== quartz ==
// mp2
module mp2 #(
    parameter CLK_FREQ = 12000000,
    parameter INTERVAL = CLK_FREQ / 360
)(
    input logic clk,
    input logic rst,
    output logic RGB_R,
    output logic RGB_G,
    output logic RGB_B
);
==> flow/config.mk <==
export PLATFORM = sky130hd
export DESIGN_NAME = mp2
export DESIGN_NICKNAME = mp2
export VERILOG_FILES = /design/flow/design.v
export SDC_FILE = /design/flow/constraint.sdc
export NUM_CORES = 4
export LEC_CHECK = 0
export CAP_MARGIN = 15
export CELL_PAD_IN_SITES_DETAIL_PLACEMENT = 0
export CORE_MARGIN = 2
export CORE_UTILIZATION = 40
export CTS_CLUSTER_DIAMETER = 72
export GPL_ROUTABILITY_DRIVEN = 1
export GPL_TIMING_DRIVEN = 0
export HOLD_SLACK_MARGIN = 0.24
export MIN_ROUTING_LAYER = met2
export PLACE_DENSITY_LB_ADDON = 0.24
export SLEW_MARGIN = 20
export TNS_END_PERCENT = 40
==> flow/constraint.sdc <==
create_clock -name core_clock -period 30.0 [get_ports {clk}]
set_input_delay 6.0000 -clock core_clock [delete_from_list [all_inputs] [get_ports {clk}]]
set_output_delay 6.0000 -clock core_clock [all_outputs]
set_load 0.01 [all_outputs]
run.sh (not shown) runs the stock make flow with config.mk's settings and CLKGATE_MAP_FILE=.
Edits applied to the flow inputs when going from quartz to lagoon:
==> flow/config.mk <==
export PLATFORM = sky130hd
export DESIGN_NAME = mp2
export DESIGN_NICKNAME = mp2
export VERILOG_FILES = /design/flow/design.v
export SDC_FILE = /design/flow/constraint.sdc
export NUM_CORES = 4
export LEC_CHECK = 0
export CAP_MARGIN = 15
export CELL_PAD_IN_SITES_DETAIL_PLACEMENT = 2
export CORE_MARGIN = 2
export CORE_UTILIZATION = 40
export GPL_ROUTABILITY_DRIVEN = 0
export SLEW_MARGIN = 20
Results
lagoon: non-clock buffer count 39 below quartz
Via count was lower in lagoon than in quartz.
The higher placement-stage worst setup slack of lagoon and quartz is in quartz.

run 1:
Starting RTL as in the previous note.
make LEC_CHECK=0 ABC_AREA=0 CAP_MARGIN=15 CORE_MARGIN=2 CORE_UTILIZATION=70 CTS_CLUSTER_DIAMETER=233 CTS_CLUSTER_SIZE=35 MIN_ROUTING_LAYER=met1 SETUP_SLACK_MARGIN=-0.91 SLEW_MARGIN=20 TNS_END_PERCENT=85 finish   # period 12.8 ns
Run 1 got as far as global routing, where a tool error ended the run.
Inputs modified between run 1 and run 5:
# run 1
export LEC_CHECK = 0
export ABC_AREA = 0
export CAP_MARGIN = 15
export CORE_MARGIN = 2
export CORE_UTILIZATION = 70
export CTS_CLUSTER_DIAMETER = 233
export CTS_CLUSTER_SIZE = 35
export MIN_ROUTING_LAYER = met1
export SETUP_SLACK_MARGIN = -0.91
export SLEW_MARGIN = 20
export TNS_END_PERCENT = 85
create_clock -name core_clock -period 12.8 [get_ports {clk}]
# run 5
export LEC_CHECK = 0
export CAP_MARGIN = 20
export CORE_MARGIN = 2
export CORE_UTILIZATION = 40
export SLEW_MARGIN = 20
create_clock -name core_clock -period 30.0 [get_ports {clk}]
Notes after the runs:
- Looking only at total placed instance area, and setting everything else aside, the lower value of run 5 and run 1 goes to run 5.
- For the cell count after placement, run 5 came in 281 lower than run 1 did.
- Run 5 | stages: all done | timing, DRC, antenna: all pass
- [compare] base=run 1 new=run 5: total of cells resized after clock tree synthesis decreased by 159 relative to the old numbers, worst-case setup slack after placement increased by 10.98 ns relative to the old numbers.
- Run 5 gives less HPWL after detailed placement than run 1 did.
- Diff run 1 -> run 5: floorplan die width went up by about 30%; final RePlAce weighted congestion went down by 16%; core outline area went up by 76%; die size went up by 73%; initial cell density of the core went down by 31 points.

mp2 again, from the RTL that the note above started with.
// mp2
module mp2 #(
    parameter CLK_FREQ = 12000000,
    parameter INTERVAL = CLK_FREQ / 360
)(
    input logic clk,
    input logic rst,
    output logic RGB_R,
    output logic RGB_G,
    output logic RGB_B
);
make LEC_CHECK=0 ABC_AREA=1 CAP_MARGIN=40 CELL_PAD_IN_SITES_GLOBAL_PLACEMENT=1 CORE_MARGIN=2 CORE_UTILIZATION=68 HOLD_SLACK_MARGIN=0.14 PLACE_DENSITY_LB_ADDON=0.02 SETUP_SLACK_MARGIN=0.32 SLEW_MARGIN=5 TNS_END_PERCENT=45 finish   # period 30.0 ns
The baseline aborted during global placement without I/O (3_1_place_gp_skip_io) (FLW-0024).
==> next run, changes <==
CAP_MARGIN = 20   (was 40)
CELL_PAD_IN_SITES_GLOBAL_PLACEMENT = unset   (was 1)
CORE_UTILIZATION = 35   (was 68)
CTS_CLUSTER_DIAMETER = 319   (was unset)
CTS_CLUSTER_SIZE = 100   (was unset)
HOLD_SLACK_MARGIN = unset   (was 0.14)
PLACE_DENSITY_LB_ADDON = unset   (was 0.02)
SETUP_SLACK_MARGIN = unset   (was 0.32)
SLEW_MARGIN = 20   (was 5)
TNS_END_PERCENT = 70   (was 45)
Effect: Now the flow finished clean. Area after synthesis stays the same. Die size grows by 92%. Synthesized cell count is unchanged.
==> next run, changes <==
ABC_AREA = unset   (was 1)
CORE_MARGIN = 8   (was 2)
CORE_UTILIZATION = 72   (was 35)
CTS_CLUSTER_DIAMETER = 385   (was 319)
CTS_CLUSTER_SIZE = 92   (was 100)
PLACE_DENSITY = 0.46   (was unset)
SETUP_SLACK_MARGIN = -0.58   (was unset)
TNS_END_PERCENT = unset   (was 70)
Effect: Hold slack gets better by 0.031 ns. Clock power climbs by 4.7%. Critical path depth shrinks by 28.
==> next run, changes <==
ABC_AREA = 0   (was unset)
CELL_PAD_IN_SITES_GLOBAL_PLACEMENT = 3   (was unset)
CORE_MARGIN = 2   (was 8)
CORE_UTILIZATION = 35   (was 72)
CTS_CLUSTER_DIAMETER = 319   (was 385)
CTS_CLUSTER_SIZE = 100   (was 92)
SETUP_SLACK_MARGIN = 5.0   (was -0.58)
TNS_END_PERCENT = 10   (was unset)
Core utilization shrinks by 37 points.
Design area went up by 2.9%.
Routed wire length came out higher by 18%.
Clock skew climbs by 0.0051 ns.
Clock power rose by 8.7%.
==> next run, changes <==
ABC_AREA = unset   (was 0)
CELL_PAD_IN_SITES_GLOBAL_PLACEMENT = unset   (was 3)
CORE_MARGIN = 8   (was 2)
CORE_UTILIZATION = 72   (was 35)
CTS_CLUSTER_DIAMETER = 385   (was 319)
CTS_CLUSTER_SIZE = 98   (was 100)
PLACE_DENSITY = unset   (was 0.46)
PLACE_DENSITY_LB_ADDON = 0.3   (was unset)
SETUP_SLACK_MARGIN = -0.58   (was 5.0)
TNS_END_PERCENT = 5   (was 10)
Synthesized cell count is unchanged.
Design area goes down by 2.6%.
Die size goes down by 43%.
Area after synthesis stays the same.
Sequential power hardly moves.
Total power goes down by 3.1%.
Hold slack gains 0.010 ns.
Critical path depth goes down by 2.
Wire length goes down by 15%.
Clock power stays flat.
==> next run, changes <==
CELL_PAD_IN_SITES_GLOBAL_PLACEMENT = 1   (was unset)
CORE_MARGIN = 2   (was 8)
CORE_UTILIZATION = 40   (was 72)
CTS_CLUSTER_DIAMETER = unset   (was 385)
CTS_CLUSTER_SIZE = unset   (was 98)
PLACE_DENSITY_LB_ADDON = unset   (was 0.3)
SETUP_SLACK_MARGIN = unset   (was -0.58)
SLEW_MARGIN = 5   (was 20)
TNS_END_PERCENT = unset   (was 5)
What happened:
- utilization goes down by 32 points
- final cell count climbs by roughly a tenth
- wire length increases by roughly a tenth
- clock power went down by roughly a tenth
- global-route usage shrinks by 8.8 points

mp2 again, from the RTL that the note above started with.
Design mp2, start of the top module:
module mp2 #(
    parameter CLK_FREQ = 12000000,
    parameter INTERVAL = CLK_FREQ / 360
)(
    input logic clk,
    input logic rst,
    output logic RGB_R,
    output logic RGB_G,
    output logic RGB_B
);
clock: 16.1 ns
lec_check: 0
abc_area: 1
cap_margin: 20
core_margin: 2
core_utilization: 72
cts_cluster_size: 58
hold_slack_margin: -0.09
place_density: 0.73
setup_slack_margin: 4.56
slew_margin: 20
tns_end_percent: 5
Edit:
ABC_AREA = unset   (was 1)
CORE_UTILIZATION = 65   (was 72)
HOLD_SLACK_MARGIN = unset   (was -0.09)
MAX_ROUTING_LAYER = met4   (was unset)
PLACE_DENSITY = unset   (was 0.73)
SETUP_SLACK_MARGIN = unset   (was 4.56)
TNS_END_PERCENT = unset   (was 5)
clock period = 28.2 ns   (was 16.1 ns; I/O delays follow)
Global-route usage decreases by 8.7 points.
Routed wire length fell by 24%.
Final area falls by 16%.
Sequential power went down by 43%.
Sequential cell count stays the same.
Via count goes down by 19%.
Worst setup slack is better by 6000 ps.
Edit:
CORE_UTILIZATION = 72   (was 65)
CTS_CLUSTER_DIAMETER = 397   (was unset)
CTS_CLUSTER_SIZE = unset   (was 58)
MAX_ROUTING_LAYER = unset   (was met4)
PLACE_DENSITY = 0.42   (was unset)
clock period = 12.8 ns   (was 28.2 ns; I/O delays follow)
Result: This time the run did not get past clock tree synthesis (4_1_cts) on DPL-0038. Die area came out lower by 9.5%. Synthesized area stays the same. Synthesized cell count does not change.
Edit:
ABC_AREA = 1   (was unset)
CORE_UTILIZATION = 71   (was 72)
CTS_CLUSTER_DIAMETER = unset   (was 397)
PLACE_DENSITY = unset   (was 0.42)
clock period = 26.5 ns   (was 12.8 ns; I/O delays follow)
Effect: With this change the flow went through all stages and came out clean. Synthesized cell count came out higher by about a fifth. Area after synthesis is higher slightly. Die area came out higher by a few percent.

== job 9259 ==
Starting RTL as in the previous note.
## mp2
module mp2 #(
    parameter CLK_FREQ = 12000000,
    parameter INTERVAL = CLK_FREQ / 360
)(
    input logic clk,
    input logic rst,
    output logic RGB_R,
    output logic RGB_G,
    output logic RGB_B
);
export LEC_CHECK = 0
export ABC_AREA = 1
export CAP_MARGIN = 20
export CORE_MARGIN = 2
export CORE_UTILIZATION = 72
export CTS_CLUSTER_SIZE = 58
export PLACE_DENSITY = 0.73
export SETUP_SLACK_MARGIN = 4.56
export SLEW_MARGIN = 20
create_clock -name core_clock -period 16.1 [get_ports {clk}]
The log for job 9259 ends in global routing with error GRT-0232, so the run never completed.
> inputs changed (job 9259 -> job 9688)
# job 9259
export LEC_CHECK = 0
export ABC_AREA = 1
export CAP_MARGIN = 20
export CORE_MARGIN = 2
export CORE_UTILIZATION = 72
export CTS_CLUSTER_SIZE = 58
export PLACE_DENSITY = 0.73
export SETUP_SLACK_MARGIN = 4.56
export SLEW_MARGIN = 20
create_clock -name core_clock -period 16.1 [get_ports {clk}]
# job 9688
export LEC_CHECK = 0
export CAP_MARGIN = 20
export CORE_MARGIN = 2
export CORE_UTILIZATION = 40
export SLEW_MARGIN = 20
create_clock -name core_clock -period 22.0 [get_ports {clk}]
--- outcome ---
Job 9688: no failed stages, no open violations at the end
Job 9259 did not run to completion, as it errored out during global routing.
Summary: area after synthesis, job 9688 better than job 9259
Compared with job 9259, in job 9688 count of buffers added by post-CTS timing repair for setup down 112, synthesized cell count down 398, post-synthesis cell count from yosys down 398, post-synthesis simple-gate area fraction down 11 points.
Row yosys-reported design area after synthesis: job 9688 lower / job 9259 higher
Job 9259 fits on a die that is smaller than the die of job 9688.
NOTE: fraction of the mapped netlist area in adder cells in job 9688 exceeds that of job 9259
Input-level comparison between job 6951 and job 9688:
# job 9688
export LEC_CHECK = 0
export CAP_MARGIN = 20
export CORE_MARGIN = 2
export CORE_UTILIZATION = 40
export SLEW_MARGIN = 20
create_clock -name core_clock -period 22.0 [get_ports {clk}]
# job 6951
export LEC_CHECK = 0
export CAP_MARGIN = 20
export CORE_MARGIN = 2
export CORE_UTILIZATION = 57
export SLEW_MARGIN = 20
create_clock -name core_clock -period 20.8 [get_ports {clk}]
Findings:
Taking job 9688 as the reference point, the first-iteration DRC count of job 6951 falls by 92. Job 6951 | status: complete | timing, DRC, antenna: pass. Final cell area: job 6951 below job 9688. Against job 9688 as the reference, job 6951 delivers a higher design internal power.
Input-level comparison between job 7259 and job 6951:
# job 6951
export LEC_CHECK = 0
export CAP_MARGIN = 20
export CORE_MARGIN = 2
export CORE_UTILIZATION = 57
export SLEW_MARGIN = 20
create_clock -name core_clock -period 20.8 [get_ports {clk}]
# job 7259
export LEC_CHECK = 0
export CAP_MARGIN = 20
export CORE_MARGIN = 2
export CORE_UTILIZATION = 65
export SLEW_MARGIN = 20
export TNS_END_PERCENT = 5
create_clock -name core_clock -period 13.8 [get_ports {clk}]
Notes after the runs:
- Layout checks on job 7259: not met. Flow itself completed; violations: negative setup slack.
- Note that the routed length on met1 recorded for job 6951 amounts to 0.948 times the value seen in job 7259.
- The cell at the slowest stage of the critical path comes out sky130_fd_sc_hd__dfxtp_1 in one run and sky130_fd_sc_hd__fa_1 in the other, namely in job 6951 and job 7259 respectively.
- Growth of design area from synthesis to finish for job 7259: 28 points up relative to job 6951
- Delta (job 7259 minus job 6951): area of the die went down 12%, multi-input logic portion of the cell area shows a reduction of 13 points, combined global-route utilization of all metal layers now sits higher, met3 track utilization from global routing higher, wire length grew by 17000 um.
- Changes observed in job 7259 relative to job 6951: via density per instance rose by 6.6%, count of cell instances traversed by the critical path rose by 6.
Input-level comparison between job 4202 and job 7259:
# job 7259
export LEC_CHECK = 0
export CAP_MARGIN = 20
export CORE_MARGIN = 2
export CORE_UTILIZATION = 65
export SLEW_MARGIN = 20
export TNS_END_PERCENT = 5
create_clock -name core_clock -period 13.8 [get_ports {clk}]
# job 4202
export LEC_CHECK = 0
export CAP_MARGIN = 20
export CORE_MARGIN = 2
export CORE_UTILIZATION = 66
export CTS_CLUSTER_DIAMETER = 197
export CTS_CLUSTER_SIZE = 89
export SETUP_SLACK_MARGIN = 0.13
export SLEW_MARGIN = 20
create_clock -name core_clock -period 13.8 [get_ports {clk}]
Results
- Of job 7259 and job 4202, only job 4202 never reached the final stage.
- The flow ended early for job 4202: it failed with a tool error in global routing.
- Job 7259 finished all stages; layout check result: FAIL, due to negative setup slack.
- Looking at job 7259 and job 4202, the post-synthesis register bit count is a wash.
- Die height, job 4202 vs job 7259: down slightly
- As far as fraction of the mapped netlist area in compound gates goes, job 7259 and job 4202 are indistinguishable; the numbers are identical.
- Lower final weighted congestion in routability-driven placement was reported by job 7259, not job 4202.
- Number of cells in the design after placement on job 4202 is down relative to job 7259.
- From job 7259 to job 4202 the numbers moved as follows: sum of net half-perimeters after detailed placement went down by about 0.6%, total die size now sits lower.
Input-level comparison between job 2409 and job 4202:
# job 4202
export LEC_CHECK = 0
export CAP_MARGIN = 20
export CORE_MARGIN = 2
export CORE_UTILIZATION = 66
export CTS_CLUSTER_DIAMETER = 197
export CTS_CLUSTER_SIZE = 89
export SETUP_SLACK_MARGIN = 0.13
export SLEW_MARGIN = 20
create_clock -name core_clock -period 13.8 [get_ports {clk}]
# job 2409
export LEC_CHECK = 0
export CAP_MARGIN = 20
export CORE_MARGIN = 2
export CORE_UTILIZATION = 65
export CTS_CLUSTER_SIZE = 80
export SETUP_SLACK_MARGIN = 3.55
export SLEW_MARGIN = 20
export TNS_END_PERCENT = 5
create_clock -name core_clock -period 13.8 [get_ports {clk}]
Notes after the runs:
- Status for job 2409 and job 4202: no clean run
- Die: job 2409 bigger than job 4202
- From job 4202 to job 2409 the numbers moved as follows: xor-xnor portion of the synthesized cell area shows no meaningful change, worst slack at placement higher.

Setup of build 16:
Starting RTL as in the previous note.
make LEC_CHECK=0 CAP_MARGIN=20 CORE_MARGIN=2 CORE_UTILIZATION=70 CTS_CLUSTER_DIAMETER=203 CTS_CLUSTER_SIZE=76 PLACE_DENSITY=0.65 SETUP_SLACK_MARGIN=2.18 SLEW_MARGIN=20 finish   # period 16.3 ns
What build 4 does differently from build 16 at the input level:
--- a/flow/config.mk
+++ b/flow/config.mk
@@ -8,8 +8,6 @@
 export CAP_MARGIN = 20
 export CORE_MARGIN = 2
-export CORE_UTILIZATION = 70
-export CTS_CLUSTER_DIAMETER = 203
-export CTS_CLUSTER_SIZE = 76
-export PLACE_DENSITY = 0.65
-export SETUP_SLACK_MARGIN = 2.18
+export CORE_UTILIZATION = 66
+export CTS_CLUSTER_DIAMETER = 204
+export HOLD_SLACK_MARGIN = 0.28
 export SLEW_MARGIN = 20
==> flow/constraint.sdc <==
create_clock -name core_clock -period 13.8 [get_ports {clk}]
set_input_delay 2.7600 -clock core_clock [delete_from_list [all_inputs] [get_ports {clk}]]
set_output_delay 2.7600 -clock core_clock [all_outputs]
set_load 0.01 [all_outputs]
## What came out
- Stage in which a tool error killed build 4: global routing.
- Diff build 16 -> build 4: number of clock sinks flat; fraction of registers with async set/reset flat.
- Comparing build 4 and build 16, the lower die height is on build 16.
- NOTE global placer's final weighted congestion build 16->build 4 increased by a few percent
- The number of cells after detailed placement in build 4 was higher than what build 16 gave.
- Going from build 16 to build 4, number of rows in the core area grew by a few percent.
## Diff of input files: build 11 against build 4
--- a/flow/config.mk
+++ b/flow/config.mk
@@ -6,8 +6,8 @@
 export NUM_CORES = 4
 export LEC_CHECK = 0
+export ABC_AREA = 1
 export CAP_MARGIN = 20
 export CORE_MARGIN = 2
-export CORE_UTILIZATION = 66
-export CTS_CLUSTER_DIAMETER = 204
-export HOLD_SLACK_MARGIN = 0.28
+export CORE_UTILIZATION = 65
+export CTS_CLUSTER_SIZE = 93
 export SLEW_MARGIN = 20
==> flow/constraint.sdc <==
create_clock -name core_clock -period 12.2 [get_ports {clk}]
set_input_delay 2.4400 -clock core_clock [delete_from_list [all_inputs] [get_ports {clk}]]
set_output_delay 2.4400 -clock core_clock [all_outputs]
set_load 0.01 [all_outputs]
==> results <==
- Build 11 got as far as global routing, where a tool error ended the run.
- Mean instance size in the synthesized netlist was lower in the run labelled build 11.
- Build 11 vs build 4 on number of rows created at floorplan: build 11 is the higher one.
- Count of cell types in the netlist sits lower in build 11 than in build 4.
- Area fraction in and, or, nand and nor cells after synthesis: build 11 vs build 4 up 11 points
- Delta (build 11 minus build 4): number of instances resized during post-cts repair now sits lower, die span in x now sits higher.
- Lower post-synthesis share of cell area spent on xor and xnor gates goes to build 11 over build 4.
## Diff of input files: build 93 against build 11
--- a/flow/config.mk
+++ b/flow/config.mk
@@ -6,8 +6,7 @@
 export NUM_CORES = 4
 export LEC_CHECK = 0
-export ABC_AREA = 1
 export CAP_MARGIN = 20
 export CORE_MARGIN = 2
-export CORE_UTILIZATION = 65
-export CTS_CLUSTER_SIZE = 93
+export CORE_UTILIZATION = 70
+export CTS_CLUSTER_DIAMETER = 221
 export SLEW_MARGIN = 20
==> flow/constraint.sdc <==
create_clock -name core_clock -period 13.7 [get_ports {clk}]
set_input_delay 2.7400 -clock core_clock [delete_from_list [all_inputs] [get_ports {clk}]]
set_output_delay 2.7400 -clock core_clock [all_outputs]
set_load 0.01 [all_outputs]
## What came out
Build 93 failed in global routing with GRT-0116. The higher synthesized area came out of build 11. Diff build 11 -> build 93: post-synthesis instance total lower; xor and xnor fraction of the mapped netlist area higher; basic-gate share of the synthesized area counting and, or, nand and nor cells lower.
Power figures rest on the tool's default switching activity, not on a simulated workload.
